## build 87
==> flow/design.v <==
`timescale 1ns/1ps
module base2_alu #(
  parameter LAT_BIN = 1,   
  parameter LAT_DEC = 8,   
  parameter LAT_DUO = 6    
)(
  input  wire        clk,
  input  wire        rst,
  input  wire        start,
  input  wire [3:0]  opcode,
  input  wire [15:0] a,
  input  wire [15:0] b,
  output reg         busy,
  output reg         done,
  output reg  [31:0] result
);
  reg [7:0] countdown;
  wire [7:0] lat_sel =
      (opcode <= 4'd2) ? LAT_BIN :
      ((opcode <= 4'd5) ? LAT_DEC : LAT_DUO);
  wire [31:0] res_bin =
      (opcode==4'd0)   ? (a + b) :
      (opcode==4'd1)   ? (a - b) :
      (opcode==4'd2)   ? (a * b) :
      (opcode==4'd3)   ? (a + b) :
      (opcode==4'd4)   ? (a - b) :
      (opcode==4'd5) ? (a * 16'd10) :
      (opcode==4'd6) ? (a + b) :
      (opcode==4'd7) ? (a - b) :
      (opcode==4'd8)  ? (a * 16'd3) : 32'd0;
  always @(posedge clk) begin
    if (rst) begin
      busy <= 1'b0; done <= 1'b0; countdown <= 8'd0; result <= 32'd0;
    end else begin
      done <= 1'b0;
      if (start && !busy) begin
        busy      <= 1'b1;
        countdown <= (lat_sel==0) ? 1 : lat_sel;
      end else if (busy) begin
        if (countdown > 8'd1) begin
          countdown <= countdown - 8'd1;
        end else begin
          busy   <= 1'b0;
          done   <= 1'b1;
          result <= res_bin;
        end
      end
    end
  end
endmodule
`timescale 1ns/1ps
module base10_alu #(
  parameter LAT_DEC = 1,   
  parameter LAT_BIN = 6,   
  parameter LAT_DUO = 6    
)(
  input  wire        clk,
  input  wire        rst,
  input  wire        start,
  input  wire [3:0]  opcode,
  input  wire [15:0] a,
  input  wire [15:0] b,
  output reg         busy,
  output reg         done,
  output reg  [31:0] result
);
  reg [7:0] countdown;
  wire [7:0] lat_sel =
      ((opcode>=4'd3) && (opcode<=4'd5)) ? LAT_DEC :
      ((opcode<=4'd2) ? LAT_BIN : LAT_DUO);
  wire [31:0] res_bin =
      (opcode==4'd0)   ? (a + b) :
      (opcode==4'd1)   ? (a - b) :
      (opcode==4'd2)   ? (a * b) :
      (opcode==4'd3)   ? (a + b) :
      (opcode==4'd4)   ? (a - b) :
      (opcode==4'd5) ? (a * 16'd10) :
      (opcode==4'd6) ? (a + b) :
      (opcode==4'd7) ? (a - b) :
      (opcode==4'd8)  ? (a * 16'd3) : 32'd0;
  always @(posedge clk) begin
    if (rst) begin
      busy <= 1'b0; done <= 1'b0; countdown <= 8'd0; result <= 32'd0;
    end else begin
      done <= 1'b0;
      if (start && !busy) begin
        busy      <= 1'b1;
        countdown <= (lat_sel==0) ? 1 : lat_sel;
      end else if (busy) begin
        if (countdown > 8'd1) begin
          countdown <= countdown - 8'd1;
        end else begin
          busy   <= 1'b0;
          done   <= 1'b1;
          result <= res_bin;
        end
      end
    end
  end
endmodule
`timescale 1ns/1ps
module base12_alu #(
  parameter LAT_DUO = 1,   
  parameter LAT_BIN = 6,   
  parameter LAT_DEC = 8    
)(
  input  wire        clk,
  input  wire        rst,
  input  wire        start,
  input  wire [3:0]  opcode,
  input  wire [15:0] a,
  input  wire [15:0] b,
  output reg         busy,
  output reg         done,
  output reg  [31:0] result
);
  reg [7:0] countdown;
  wire [7:0] lat_sel =
      ((opcode>=4'd6) && (opcode<=4'd8)) ? LAT_DUO :
      ((opcode<=4'd2) ? LAT_BIN : LAT_DEC);
  wire [31:0] res_bin =
      (opcode==4'd0)   ? (a + b) :
      (opcode==4'd1)   ? (a - b) :
      (opcode==4'd2)   ? (a * b) :
      (opcode==4'd3)   ? (a + b) :
      (opcode==4'd4)   ? (a - b) :
      (opcode==4'd5) ? (a * 16'd10) :
      (opcode==4'd6) ? (a + b) :
      (opcode==4'd7) ? (a - b) :
      (opcode==4'd8)  ? (a * 16'd3) : 32'd0;
  always @(posedge clk) begin
    if (rst) begin
      busy <= 1'b0; done <= 1'b0; countdown <= 8'd0; result <= 32'd0;
    end else begin
      done <= 1'b0;
      if (start && !busy) begin
        busy      <= 1'b1;
        countdown <= (lat_sel==0) ? 1 : lat_sel;
      end else if (busy) begin
        if (countdown > 8'd1) begin
          countdown <= countdown - 8'd1;
        end else begin
          busy   <= 1'b0;
          done   <= 1'b1;
          result <= res_bin;
        end
      end
    end
  end
endmodule
`timescale 1ns/1ps
module router_extended #(
  parameter B2_LAT_BIN  = 1, B2_LAT_DEC  = 8, B2_LAT_DUO  = 6,
  parameter B10_LAT_DEC = 1, B10_LAT_BIN = 6, B10_LAT_DUO = 6,
  parameter B12_LAT_DUO = 1, B12_LAT_BIN = 6, B12_LAT_DEC = 8
)(
  input  wire        clk,
  input  wire        rst,
  input  wire        start,
  input  wire [2:0]  cond_sel,
  input  wire [3:0]  opcode,
  input  wire [15:0] op_a,
  input  wire [15:0] op_b,
  output reg         busy,
  output reg         done,
  output reg  [31:0] result
);
  localparam [1:0] ROUTE_SENTINEL = 2'd3;
  wire [1:0] forced_target = (cond_sel <= 3'd2) ? cond_sel[1:0] : ROUTE_SENTINEL;
  wire [1:0] full_router_target =
      (opcode <= 4'd2)   ? 2'd0 :
      (opcode <= 4'd5) ? 2'd1 :
                                  2'd2;
  localparam [1:0] DUO_FALLBACK_TARGET = (B10_LAT_DUO <= B2_LAT_DUO) ? 2'd1 : 2'd0;
  wire [1:0] router_210_target =
      (opcode <= 4'd2)   ? 2'd0 :
      (opcode <= 4'd5) ? 2'd1 :
                                  DUO_FALLBACK_TARGET;
  wire [1:0] routed_target =
      (forced_target != ROUTE_SENTINEL) ? forced_target :
      (cond_sel == 3'd3) ? full_router_target :
      (cond_sel == 3'd4) ? router_210_target :
                           full_router_target;  
  reg  start_b2, start_b10, start_b12;
  wire busy_b2, done_b2;   wire [31:0] res_b2;
  wire busy_b10, done_b10; wire [31:0] res_b10;
  wire busy_b12, done_b12; wire [31:0] res_b12;
  base2_alu #(.LAT_BIN(B2_LAT_BIN), .LAT_DEC(B2_LAT_DEC), .LAT_DUO(B2_LAT_DUO)) u_b2(
    .clk(clk), .rst(rst), .start(start_b2), .opcode(opcode), .a(op_a), .b(op_b),
    .busy(busy_b2), .done(done_b2), .result(res_b2)
  );
  base10_alu #(.LAT_DEC(B10_LAT_DEC), .LAT_BIN(B10_LAT_BIN), .LAT_DUO(B10_LAT_DUO)) u_b10(
    .clk(clk), .rst(rst), .start(start_b10), .opcode(opcode), .a(op_a), .b(op_b),
    .busy(busy_b10), .done(done_b10), .result(res_b10)
  );
  base12_alu #(.LAT_DUO(B12_LAT_DUO), .LAT_BIN(B12_LAT_BIN), .LAT_DEC(B12_LAT_DEC)) u_b12(
    .clk(clk), .rst(rst), .start(start_b12), .opcode(opcode), .a(op_a), .b(op_b),
    .busy(busy_b12), .done(done_b12), .result(res_b12)
  );
  localparam S_IDLE=0, S_WAIT=1;
  reg [0:0] st;
  always @(posedge clk) begin
    if (rst) begin
      st <= S_IDLE; busy <= 1'b0; done <= 1'b0;
      start_b2 <= 1'b0; start_b10 <= 1'b0; start_b12 <= 1'b0;
      result <= 32'd0;
    end else begin
      done <= 1'b0;
      start_b2 <= 1'b0; start_b10 <= 1'b0; start_b12 <= 1'b0;
      case (st)
        S_IDLE: begin
          if (start) begin
            busy <= 1'b1;
            if (routed_target==2'd0) start_b2  <= 1'b1;
            if (routed_target==2'd1) start_b10 <= 1'b1;
            if (routed_target==2'd2) start_b12 <= 1'b1;
            st <= S_WAIT;
          end
        end
        S_WAIT: begin
          if ( (routed_target==2'd0 && done_b2) ||
               (routed_target==2'd1 && done_b10) ||
               (routed_target==2'd2 && done_b12) ) begin
            result <= (routed_target==2'd0) ? res_b2 :
                      (routed_target==2'd1) ? res_b10 :
                                              res_b12;
            done   <= 1'b1;
            busy   <= 1'b0;
            st     <= S_IDLE;
          end
        end
      endcase
    end
  end
endmodule
clock: 15.8 ns
lec_check: 0
cap_margin: 20
cell_pad_in_sites_detail_placement: 1
cell_pad_in_sites_global_placement: 2
core_aspect_ratio: 1.81
core_margin: 2
core_utilization: 60
cts_cluster_diameter: 93
gpl_routability_driven: 1
gpl_timing_driven: 0
hold_slack_margin: 0.16
max_routing_layer: met4
min_routing_layer: met1
place_density_lb_addon: 0.1
setup_slack_margin: 0.92
slew_margin: 40
run.sh (not shown) runs the stock make flow with config.mk's settings and CLKGATE_MAP_FILE=.
Build 87 did not finish; a tool error ended it in global placement without I/O (3_1_place_gp_skip_io).
Inputs modified between build 87 and build 18:
==> flow/config.mk <==
export PLATFORM = sky130hd
export DESIGN_NAME = router_extended
export DESIGN_NICKNAME = router_extended
export VERILOG_FILES = /design/flow/design.v
export SDC_FILE = /design/flow/constraint.sdc
export NUM_CORES = 4
export LEC_CHECK = 0
export CAP_MARGIN = 15
export CELL_PAD_IN_SITES_GLOBAL_PLACEMENT = 0
export CORE_ASPECT_RATIO = 1.81
export CORE_MARGIN = 2
export CORE_UTILIZATION = 65
export CTS_CLUSTER_DIAMETER = 255
export GPL_ROUTABILITY_DRIVEN = 1
export MAX_ROUTING_LAYER = met4
export MIN_ROUTING_LAYER = met1
export SETUP_SLACK_MARGIN = -0.0
export SLEW_MARGIN = 40
==> flow/constraint.sdc <==
create_clock -name core_clock -period 2.23 [get_ports {clk}]
set_input_delay 0.4460 -clock core_clock [delete_from_list [all_inputs] [get_ports {clk}]]
set_output_delay 0.4460 -clock core_clock [all_outputs]
set_load 0.01 [all_outputs]
--- outcome ---
FAIL build 18 @ global routing (5_1_grt): tool exited with error. Looking at core utilization before placement across build 18 and build 87, the one that comes out higher is build 18. When build 18 is set beside build 87, its die span in y turns out to be 9.5 um smaller. From build 87 to build 18, count of distinct cell types in the synthesized netlist did not move at all. In the metrics for build 18 and build 87, the one carrying the lower total number of placement rows is build 18.
Inputs modified between build 18 and build 47:
diff --git a/flow/config.mk b/flow/config.mk
--- a/flow/config.mk
+++ b/flow/config.mk
@@ -7,3 +7,3 @@
 export LEC_CHECK = 0
-export CAP_MARGIN = 15
+export CAP_MARGIN = 20
 export CELL_PAD_IN_SITES_GLOBAL_PLACEMENT = 0
@@ -11,8 +11,10 @@
 export CORE_MARGIN = 2
-export CORE_UTILIZATION = 65
+export CORE_UTILIZATION = 34
 export CTS_CLUSTER_DIAMETER = 255
-export GPL_ROUTABILITY_DRIVEN = 1
-export MAX_ROUTING_LAYER = met4
+export CTS_CLUSTER_SIZE = 98
+export GPL_ROUTABILITY_DRIVEN = 0
 export MIN_ROUTING_LAYER = met1
+export PLACE_DENSITY_LB_ADDON = 0.1
 export SETUP_SLACK_MARGIN = -0.0
 export SLEW_MARGIN = 40
+export TNS_END_PERCENT = 15
==> flow/constraint.sdc <==
create_clock -name core_clock -period 5.55 [get_ports {clk}]
set_input_delay 1.1100 -clock core_clock [delete_from_list [all_inputs] [get_ports {clk}]]
set_output_delay 1.1100 -clock core_clock [all_outputs]
set_load 0.01 [all_outputs]
--- outcome ---
The runs compared here, build 18 and build 47, all ended either early or with open violations.
[flow] build 47 | stages: complete | final checks: fail | reason: setup timing
What ended build 18 was a tool error in global routing (5_1_grt); the run never finished.
Horizontal extent of the die in build 47 is 49 um higher than in build 18
Area share of and/or/nand/nor cells after synthesis: build 18 vs build 47 identical
In the tables for build 18 and build 47, post-placement cell area reads higher with build 18.
Looking only at share of the core filled by cells before placement, and setting everything else aside, the lower value of build 18 and build 47 goes to build 47.
Build 18 fits on a die that is smaller than the die of build 47.
From build 18 to build 47 the numbers moved as follows: synthesized netlist net count about even, count of boundary I/O pins roughly the same, detailed-placement wirelength estimate -900 um, number of cells in the design after placement rose by 90.
Post-synthesis chip area from yosys came out exactly the same in build 18 and build 47.
Here is what was changed in the inputs of build 36 compared with build 47.
==> flow/config.mk <==
export PLATFORM = sky130hd
export DESIGN_NAME = router_extended
export DESIGN_NICKNAME = router_extended
export VERILOG_FILES = /design/flow/design.v
export SDC_FILE = /design/flow/constraint.sdc
export NUM_CORES = 4
export LEC_CHECK = 0
export ABC_AREA = 1
export CAP_MARGIN = 15
export CELL_PAD_IN_SITES_GLOBAL_PLACEMENT = 0
export CORE_ASPECT_RATIO = 1.81
export CORE_MARGIN = 2
export CORE_UTILIZATION = 66
export CTS_CLUSTER_DIAMETER = 255
export GPL_ROUTABILITY_DRIVEN = 1
export MAX_ROUTING_LAYER = met4
export MIN_ROUTING_LAYER = met1
export SETUP_SLACK_MARGIN = -0.0
export SLEW_MARGIN = 40
==> flow/constraint.sdc <==
create_clock -name core_clock -period 2.14 [get_ports {clk}]
set_input_delay 0.4280 -clock core_clock [delete_from_list [all_inputs] [get_ports {clk}]]
set_output_delay 0.4280 -clock core_clock [all_outputs]
set_load 0.01 [all_outputs]
==> results <==
Chip footprint (lower): build 36
The log for build 36 ends in global routing (5_1_grt) with error GRT-0116, so the run never completed.
The post-synthesis share of cell area spent on full adders, half adders and majority gates in build 36 was lower than what build 47 gave.
Compared with build 47, in build 36 area reported by Yosys stat now larger, cell count listed in synth_stat.txt now larger.
Delta (build 36 minus build 47): placement-stage worst setup slack shows a reduction of 2350 ps; mux cell area share after synthesis shows a reduction of 2.5 points; initial standard-cell utilization of the core shows an increase of 32 points.
Of build 36 and build 47, the higher number of distinct library cells after synthesis belongs to build 47.
Relative to build 47, aoi/oai-family share of the synthesized area has gone down in build 36.
Compared with build 47, build 36 shows a number of rows in the core area that is about 25% lower.
Build 36 — post-synthesis net count 790 higher, build 47 as reference
Inputs modified between build 36 and build 17:
==> flow/config.mk <==
export PLATFORM = sky130hd
export DESIGN_NAME = router_extended
export DESIGN_NICKNAME = router_extended
export VERILOG_FILES = /design/flow/design.v
export SDC_FILE = /design/flow/constraint.sdc
export NUM_CORES = 4
export LEC_CHECK = 0
export CAP_MARGIN = 20
export CELL_PAD_IN_SITES_GLOBAL_PLACEMENT = 3
export CORE_ASPECT_RATIO = 1.81
export CORE_MARGIN = 2
export CORE_UTILIZATION = 34
export CTS_CLUSTER_DIAMETER = 255
export GPL_ROUTABILITY_DRIVEN = 1
export MIN_ROUTING_LAYER = met2
export PLACE_DENSITY_LB_ADDON = 0.1
export SETUP_SLACK_MARGIN = 2.03
export SLEW_MARGIN = 40
==> flow/constraint.sdc <==
create_clock -name core_clock -period 7.57 [get_ports {clk}]
set_input_delay 1.5140 -clock core_clock [delete_from_list [all_inputs] [get_ports {clk}]]
set_output_delay 1.5140 -clock core_clock [all_outputs]
set_load 0.01 [all_outputs]
### Flow results
- Build 17: all stages complete, timing, DRC and antenna checks passed
- The multiplexer share of the synthesized area in build 17 sits 2.5 points above the value recorded for build 36.
- Changes observed in build 17 relative to build 36: width of the die has increased, area of the chip shows an increase of 77%, post-placement cell count went down about 18%.
- Taking build 36 as the reference, in build 17 cell area after technology mapping moved down; summed standard-cell area reported by yosys went down by about 7.5%.
Modified inputs, build 62 compared to build 17
==> flow/config.mk <==
export PLATFORM = sky130hd
export DESIGN_NAME = router_extended
export DESIGN_NICKNAME = router_extended
export VERILOG_FILES = /design/flow/design.v
export SDC_FILE = /design/flow/constraint.sdc
export NUM_CORES = 4
export LEC_CHECK = 0
export CAP_MARGIN = 20
export CELL_PAD_IN_SITES_GLOBAL_PLACEMENT = 0
export CORE_ASPECT_RATIO = 0.94
export CORE_MARGIN = 2
export CORE_UTILIZATION = 69
export CTS_CLUSTER_DIAMETER = 255
export CTS_CLUSTER_SIZE = 24
export GPL_ROUTABILITY_DRIVEN = 1
export MIN_ROUTING_LAYER = met1
export PLACE_DENSITY_LB_ADDON = 0.1
export SETUP_SLACK_MARGIN = -0.0
export SLEW_MARGIN = 40
==> flow/constraint.sdc <==
create_clock -name core_clock -period 6.61 [get_ports {clk}]
set_input_delay 1.3220 -clock core_clock [delete_from_list [all_inputs] [get_ports {clk}]]
set_output_delay 1.3220 -clock core_clock [all_outputs]
set_load 0.01 [all_outputs]
Findings:
Tool error GRT-0232 stopped build 62 during global routing (5_1_grt); no final results. Comparing build 17 and build 62, the lower cell resize tally after clock tree synthesis was measured on build 62. Diff build 17 -> build 62: full die area dropped about 50%; core footprint now smaller; count of standard-cell rows dropped 59.
